Setup of ember:
// cpu_design
module cpu_design (reset, clock, write_read, M_address, M_data_in, M_data_out,overflow,status);
For scale: ~1400 cells after synthesis, ~93 flip-flops, ~35 I/O pins, about 0.011 mm² of cells after synthesis.
make LEC_CHECK=0 CAP_MARGIN=20 CELL_PAD_IN_SITES_GLOBAL_PLACEMENT=0 CORE_MARGIN=2 CORE_UTILIZATION=70 CTS_CLUSTER_DIAMETER=155 GPL_ROUTABILITY_DRIVEN=1 GPL_TIMING_DRIVEN=1 MAX_ROUTING_LAYER=met4 PLACE_DENSITY=0.64 SLEW_MARGIN=20 finish   # period 8.06 ns
run.sh (not shown) runs the stock make flow with config.mk's settings and CLKGATE_MAP_FILE=.
The inputs of garnet differ from those of ember as listed below.
Settings: a change of CAP_MARGIN from 20 to 5; a change of CTS_CLUSTER_DIAMETER from 155 to 60; a deleted PLACE_DENSITY that had been 0.64; a change of GPL_ROUTABILITY_DRIVEN from 1 to 0; an added CTS_CLUSTER_SIZE of 61; a change of the clock period (ns, I/O delays scaled along) from 8.06 to 11.5.
## What came out
In summary, garnet completed successfully, with a layout that passed the timing, DRC and antenna checks.
Net total in the final layout (lower): garnet
Summary of garnet over ember: area growth from synthesis to final layout has decreased; number of buffers created by CTS has remained practically unchanged; first-pass GRT wire length has decreased.
Re sequential portion of the cell area: ember and garnet aren't equal, and the lower value belongs to ember.
Inputs modified between garnet and violet:
Settings: a change of CORE_UTILIZATION from 70 to 68; a change of CAP_MARGIN from 5 to 10.
violet went all the way through synthesis, placement and routing and the layout is clean on timing, DRC and antenna. garnet -> violet: total length of routed met2 wires increased by a little under 10%. Between garnet and violet, the difference in clock input transition at the sequential cells of the worst setup and hold paths is negligible. Compared with garnet, in violet sequential cell area share stayed essentially flat. On area of all placed cells without fillers, violet tracks garnet almost exactly. Final core area utilization: lower on violet. Sort garnet and violet by worst relative slew slack asc -> top: violet. On number of port buffers, garnet tracks violet almost exactly.

* * *

juniper:
Starting RTL as in the previous note.
==> flow/design.v (excerpt) <==
module cpu_design (reset, clock, write_read, M_address, M_data_in, M_data_out,overflow,status);
clock: 7.26 ns
lec_check: 0
abc_area: 1
cap_margin: 20
cell_pad_in_sites_global_placement: 1
core_margin: 2
core_utilization: 58
cts_cluster_diameter: 60
cts_cluster_size: 61
gpl_routability_driven: 0
gpl_timing_driven: 1
max_routing_layer: met4
slew_margin: 20
juniper went all the way through the flow, and no timing, DRC or antenna check failed.
## Diff of input files: raven against juniper
==> flow/config.mk <==
export PLATFORM = sky130hd
export DESIGN_NAME = cpu_design
export DESIGN_NICKNAME = cpu_design
export VERILOG_FILES = /design/flow/design.v
export SDC_FILE = /design/flow/constraint.sdc
export NUM_CORES = 4
export LEC_CHECK = 0
export ABC_AREA = 1
export CAP_MARGIN = 20
export CORE_MARGIN = 2
export CORE_UTILIZATION = 72
export SLEW_MARGIN = 20
==> flow/constraint.sdc <==
create_clock -name core_clock -period 9.75 [get_ports {clock}]
set_input_delay 1.9500 -clock core_clock [delete_from_list [all_inputs] [get_ports {clock}]]
set_output_delay 1.9500 -clock core_clock [all_outputs]
set_load 0.01 [all_outputs]
Notes after the runs:
- raven finished end to end and its layout was clean on timing, DRC and antenna.
- Side by side, starting density of the core turned out higher in raven than in juniper.
- raven against juniper: detailed placement HPWL went down about 2.8%, first-iteration DRC count went up 520.
- raven vs juniper: detailed-routed wire length on met2 down
### raven -> lagoon
diff --git a/flow/config.mk b/flow/config.mk
--- a/flow/config.mk
+++ b/flow/config.mk
@@ -7,6 +7,5 @@
 export LEC_CHECK = 0
-export ABC_AREA = 1
 export CAP_MARGIN = 20
 export CORE_MARGIN = 2
-export CORE_UTILIZATION = 72
+export CORE_UTILIZATION = 24
 export SLEW_MARGIN = 20
Findings:
- Taking raven as the reference, in lagoon non-clock buffer instance count of the final layout higher; fraction of area in registers lower.
- Between raven and lagoon, multi-input combinational cell area is higher for lagoon, raven comes in under that.
- The worst hold-check slack of lagoon falls short of that of raven by 26 ps.
- Looking only at global-route wire length before repair, and setting everything else aside, the lower value of raven and lagoon goes to lagoon.
- Against raven, lagoon comes in 2 lower on depth of the critical timing path with buffers and inverters included.
- Both conditions hold for lagoon: the flow ran to the end and the final layout passed the timing, DRC and antenna checks.
- Library cell contributing the largest single delay on the critical path = sky130_fd_sc_hd__clkdlybuf4s50_1: raven; library cell contributing the largest single delay on the critical path = sky130_fd_sc_hd__dfrtn_1: lagoon

* * *

cpu_design again, from the RTL that the note above started with.
Settings: LEC_CHECK=0, CAP_MARGIN=20, CORE_MARGIN=2, CORE_UTILIZATION=40, CTS_CLUSTER_DIAMETER=141, CTS_CLUSTER_SIZE=93, SLEW_MARGIN=20, TNS_END_PERCENT=5; clock period 8.0 ns.
The baseline passed the timing, DRC and antenna checks.
Change:
- ABC_AREA: unset -> 1
- CORE_UTILIZATION: 40 -> 65
- CTS_CLUSTER_DIAMETER: 141 -> unset
- CTS_CLUSTER_SIZE: 93 -> unset
- TNS_END_PERCENT: 5 -> unset
- clock period: 8.0 -> 9.75 ns (I/O delays scaled with it)
The new run produced a clean layout.
Non-clock buffer count fell by 31.
Synthesized area rose by about 1.6%.
Clock skew fell by 0.0073 ns.
Flip-flop count stays the same.
Change:
- ABC_AREA: 1 -> unset
- CORE_UTILIZATION: 65 -> 68
- CTS_CLUSTER_SIZE: unset -> 47
- SETUP_SLACK_MARGIN: unset -> 0.76
- clock period: 9.75 -> 2.78 ns (I/O delays scaled with it)
This time the run ended with an error in clock tree synthesis (4_1_cts).
Synthesized area goes down by 1.5%.
Synthesized cell count goes down by about 24%.
Die size is lower by about 6%.
Change:
- CORE_MARGIN: 2 -> 7
- CORE_UTILIZATION: 68 -> 40
- CTS_CLUSTER_SIZE: 47 -> 48
- SETUP_SLACK_MARGIN: 0.76 -> unset
- clock period: 2.78 -> 8.0 ns (I/O delays scaled with it)
Result: This time the run completed without violations. Synthesized cell count stays the same. Synthesized area does not change. Die size rises by 88%.

* * *

exp/pepper:
Starting RTL as in the previous note.
Design cpu_design, start of the top module:
module cpu_design (reset, clock, write_read, M_address, M_data_in, M_data_out,overflow,status);
==> flow/config.mk <==
export PLATFORM = sky130hd
export DESIGN_NAME = cpu_design
export DESIGN_NICKNAME = cpu_design
export VERILOG_FILES = /design/flow/design.v
export SDC_FILE = /design/flow/constraint.sdc
export NUM_CORES = 4
export LEC_CHECK = 0
export ABC_AREA = 1
export CAP_MARGIN = 20
export CELL_PAD_IN_SITES_DETAIL_PLACEMENT = 1
export CELL_PAD_IN_SITES_GLOBAL_PLACEMENT = 2
export CORE_MARGIN = 2
export CORE_UTILIZATION = 39
export CTS_CLUSTER_SIZE = 24
export GPL_ROUTABILITY_DRIVEN = 0
export HOLD_SLACK_MARGIN = -0.09
export MAX_ROUTING_LAYER = met5
export SLEW_MARGIN = 20
==> flow/constraint.sdc <==
create_clock -name core_clock -period 8.44 [get_ports {clock}]
set_input_delay 1.6880 -clock core_clock [delete_from_list [all_inputs] [get_ports {clock}]]
set_output_delay 1.6880 -clock core_clock [all_outputs]
set_load 0.01 [all_outputs]
[inputs] exp/nickel vs exp/pepper
- removing MAX_ROUTING_LAYER (formerly met5)
- changing CORE_UTILIZATION from 39 to 71
- removing CELL_PAD_IN_SITES_GLOBAL_PLACEMENT (formerly 2)
- setting CTS_CLUSTER_DIAMETER to 364 for the first time
- removing HOLD_SLACK_MARGIN (formerly -0.09)
- removing GPL_ROUTABILITY_DRIVEN (formerly 0)
- changing CTS_CLUSTER_SIZE from 24 to 97
- setting PLACE_DENSITY to 0.37 for the first time
- removing CELL_PAD_IN_SITES_DETAIL_PLACEMENT (formerly 1)
- changing the clock period (ns, I/O delays scaled along) from 8.44 to 4.28
==> comparison <==
From exp/pepper to exp/nickel the numbers moved as follows: post-synth area from yosys stat ~0 delta; count of placed standard cells including taps now sits lower; post-detailed-placement cell area climbed 5.3%; die area lower; die width saw a decrease. exp/nickel: GRT-0232 in 5_1_grt -> run aborted. exp/nickel vs exp/pepper: floorplan die height down by more than a quarter. Diff exp/pepper -> exp/nickel: pre-CTS setup slack decreased by 1.13 ns relative to the old numbers; row count went down by 16; area after synthesis held steady; HPWL reported at the end of detailed placement fell about 18%.
Inputs modified between exp/nickel and exp/willow:
- clearing CTS_CLUSTER_DIAMETER, which used to be 364
- swapping 71 for 40 in CORE_UTILIZATION
- clearing PLACE_DENSITY, which used to be 0.37
- clearing CTS_CLUSTER_SIZE, which used to be 97
- clearing ABC_AREA, which used to be 1
- swapping 4.28 for 7.69 in the clock period (ns, I/O delays scaled along)
Notes after the runs:
Going from exp/nickel to exp/willow, die width grows by 40 um.
Synthesized area per cell: exp/willow > exp/nickel
Going from exp/nickel to exp/willow, synthesized net count shows a reduction of 425, area of the die shows an increase of about 70%, half-perimeter wire length of the detailed placement result shows a reduction of 2.9%, routability congestion estimate from global placement shows a reduction of about 15%, area of placed instances shows a reduction of about 7%.
Of exp/nickel and exp/willow, only exp/nickel never reached the final stage.
5_1_grt: exp/nickel exited with error
Count of instantiated cells in the yosys netlist, exp/willow vs exp/nickel: down by more than 10%

* * *

Setup of alpha:
The RTL this note starts from:
==> flow/design.v <==
module cpu_design (reset, clock, write_read, M_address, M_data_in, M_data_out,overflow,status);
input reset,clock;
input[7:0] M_data_in;
output reg write_read,overflow;
output reg [7:0] M_data_out;
output reg[11:0] M_address;
reg[15:0] IR;
reg[7:0] MDR;
reg[11:0] MAR,PC;
reg [7:0]R0;
reg [7:0]R1;
reg [7:0]R2;
reg [7:0]R3;
reg [7:0]A;
reg [8:0]F;
output reg[2:0] status;
parameter idle=4'b0000, load=4'b0001, move=4'b0010, add=4'b0011, sub=4'b0100, AND=4'b0101;
parameter OR=4'b0110, XOR=4'b0111, shrp=4'b1000, shlp=4'b1001, swap=4'b1010, jmp=4'b1011;
parameter jz=4'b1100, read=4'b1101, write=4'b1110, stop=4'b1111; 
always@(*)  
begin
	if((reset==1)&&(status==3)&&(IR[15:12]==write)) 
		write_read=1'b1; 
	else
		write_read=1'b0; 
	M_address=MAR;
	M_data_out=MDR;
	overflow=F[8]^F[7];
 end
always @(negedge clock or negedge reset) 
begin
	if(reset==1'b0)
	begin
		MAR<=12'b000000000000;
		status<=3'b000; 
	end
	else  
		case (status)
			3'b000: begin
						status<=3'b001;
						MAR<=PC;
						case(IR[9:8])
							2'b00: A<=R0;
							2'b01: A<=R1;
							2'b10: A<=R2;
							2'b11: A<=R3;
						endcase
					end
			3'b001: begin
						if(IR[15:12]==stop)status<=1;
						else if (IR[15:12]==swap|| (IR[15:12]==jmp)|| IR[15:12]==jz || IR[15:12]==read || IR[15:12]==write) 
							status<=3'b010;
						else
							status<=3'b000;
					end
			3'b010:begin 
						if(IR[15:12]==swap)
							status <= 3'b000;
						else if ((IR[15:12]==jmp)||(IR[15:12]==read)||(IR[15:12]==write))
						begin
							MAR <= IR[11:0];
							status <= 3'b011;
						end
						else if((IR[15:12]==jz)&& (R0[7:0] == 8'b0000_0000)) 
						begin
							MAR <= IR[11:0];
							status <= 3'b011;
						end
						else
						begin
							MAR <= PC;
							status <= 3'b011;
						end
					end
			3'b011:begin
						if((IR[15:12]==write) || (IR[15:12]==read))
						begin
							MAR<=PC;
							status<=3'b100;
						end
						else
							status<=3'b000;
					 end
			3'b100:begin
						status<=3'b000;
					 end
			default:status<=3'b000;
		endcase
end
always@(posedge clock or negedge reset) 
begin
	if(reset==1'b0) 
	begin
		IR<=16'h0000;
		PC<=12'b000000000000;
		MDR<=8'b00000000;
		R0<=8'b00000000;
		R1<=8'b00000000;
		R2<=8'b00000000;
		F=9'b000000000;
		R3<=8'b00000000; 
	end
	else
	begin
		case (status)
			3'b000: begin
						IR[15:8]<=M_data_in;
						IR[7:0]<=8'b00000000; 
						PC<=PC+12'b000000000001; 
					end  
			3'b001: begin  
						case(IR[15:12]) 
							load: R0<={4'b0000,IR[11:8]}; 
							swap:begin
									case(IR[11:10])
										2'b00:begin
													case(IR[9:8])
														2'b00:R0<=R0;
														2'b01:R1<=R0;
														2'b10:R2<=R0;
														2'b11:R3<=R0;
													endcase
												end
										2'b01:begin
													case(IR[9:8])
														2'b00:R0<=R1;
														2'b01:R1<=R1;
														2'b10:R2<=R1;
														2'b11:R3<=R1;
													endcase
												end
										2'b10:begin
													case(IR[9:8])
														2'b00:R0<=R2;
														2'b01:R1<=R2;
														2'b10:R2<=R2;
														2'b11:R3<=R2;
													endcase
												end
										2'b11:begin
													case(IR[9:8])
														2'b00:R0<=R3;
														2'b01:R1<=R3;
														2'b10:R2<=R3;
														2'b11:R3<=R3;
													endcase
												end
									endcase
								  end
							shlp:begin 
									case(IR[11:10]) 
										2'b00:R0<=R0<<1;
										2'b01:R1<=R1<<1;
										2'b10:R2<=R2<<1;
										2'b11:R3<=R3<<1;
									endcase
								  end
							shrp:begin
									case(IR[11:10]) 
										2'b00:R0<=R0>>1;
										2'b01:R1<=R1>>1;
										2'b10:R2<=R2>>1;
										2'b11:R3<=R3>>1;
									endcase
								  end
							add:begin
									case(IR[11:10])
										2'b00:begin
													F=A+R0;
													R0<=F[7:0];
												end
										2'b01:begin
													F=A+R1;
													R1<=F[7:0];
												end
										2'b10:begin
													F=A+R2;
													R2<=F[7:0];
												end
										2'b11:begin
													F=A+R3;
													R3<=F[7:0];
												end
									endcase
								 end
							sub:begin
									case(IR[11:10])
										2'b00:begin
													F=R0-A;
													R0<=F[7:0];
												end
										2'b01:begin
													F=R1-A;
													R1<=F[7:0];
												end
										2'b10:begin
													F=R2-A;
													R2<=F[7:0];
												end
										2'b11:begin
													F=R3-A;
													R3<=F[7:0];
												end
									endcase
								 end
							move:begin
										case(IR[11:10])
											2'b00:R0<=A;
											2'b01:R1<=A;
											2'b10:R2<=A;
											2'b11:R3<=A;
										endcase
								  end
							AND:begin
									case(IR[11:10])
										2'b00:R0=R0 & A;
										2'b01:R1=R1 & A;
										2'b10:R2=R2 & A;
										2'b11:R3=R3 & A;
									endcase
								 end
							OR:begin
									case(IR[11:10])
										2'b00:R0=R0 | A;
										2'b01:R1=R1 | A;
										2'b10:R2=R2 | A;
										2'b11:R3=R3 | A;
									endcase
								end
							XOR:begin
									case(IR[11:10])
										2'b00:R0=R0 ^ A;
										2'b01:R1=R1 ^ A;
										2'b10:R2=R2 ^ A;
										2'b11:R3=R3 ^ A;
									endcase
								 end
							default:;
						endcase
					end 
			3'b010:begin
						case(IR[15:12])
							swap:begin
									case(IR[11:10])
										2'b00:R0<=A;
										2'b01:R1<=A;
										2'b10:R2<=A;
										2'b11:R3<=A;
									endcase
								  end
							read:begin
									IR[7:0]<=M_data_in;
									PC<=PC+12'b000000000001;
								  end
							write:begin
										IR[7:0]<=M_data_in;
										PC<=PC+12'b000000000001;
										MDR<=R0;
									end
							jmp:begin
									IR[7:0]<=M_data_in;
									PC<=PC+12'b000000000001;
								 end
							jz:begin
									IR[7:0]<=M_data_in;
									PC<=PC+12'b000000000001;
								end
						endcase
					 end
			3'b011:begin
						case(IR[15:12])
							jmp:begin
										PC<=IR[11:0];
									end
							jz:begin
									if(R0==8'b00000000)
										PC<=IR[11:0];
								end
							read:begin
									R0<=M_data_in;
								end
							default:;
						endcase
					 end
			3'b100:begin
					 end
			default:; 
		endcase
	end
end 
endmodule
clock: 8.0 ns
lec_check: 0
cap_margin: 20
core_margin: 2
core_utilization: 40
slew_margin: 20
Relative to alpha, the following input files were edited for beta:
- a change of CORE_UTILIZATION from 40 to 66
- a change of the clock period (ns, I/O delays scaled along) from 8.0 to 10.6
==> results <==
Taking alpha as the reference point, the placement-stage worst setup slack of beta rises by 0.57 ns. Of beta and alpha, beta shows the lower final wirelength, with alpha above it. Via count on beta is behind alpha. beta vs. alpha: utilization of the core after routing increased 28 points; final area went down by 2.3%. status[1]$_DFF_NN0_ as the start point of the critical path was reported by alpha, and status[0]$_DFF_NN0_ by beta. In the reports for beta and alpha, the larger total cell area at the placement stage belongs to alpha.
> inputs changed (beta -> gamma)
- setting CTS_CLUSTER_DIAMETER to 364 for the first time
- setting ABC_AREA to 1 for the first time
- setting CTS_CLUSTER_SIZE to 97 for the first time
- changing CORE_UTILIZATION from 66 to 71
- changing the clock period (ns, I/O delays scaled along) from 10.6 to 4.95
--- outcome ---
Sequential portion of the cell area (lower): gamma
Relative to beta, critical path depth has gone up in gamma.
Row post-layout utilization of the core: gamma higher / beta lower
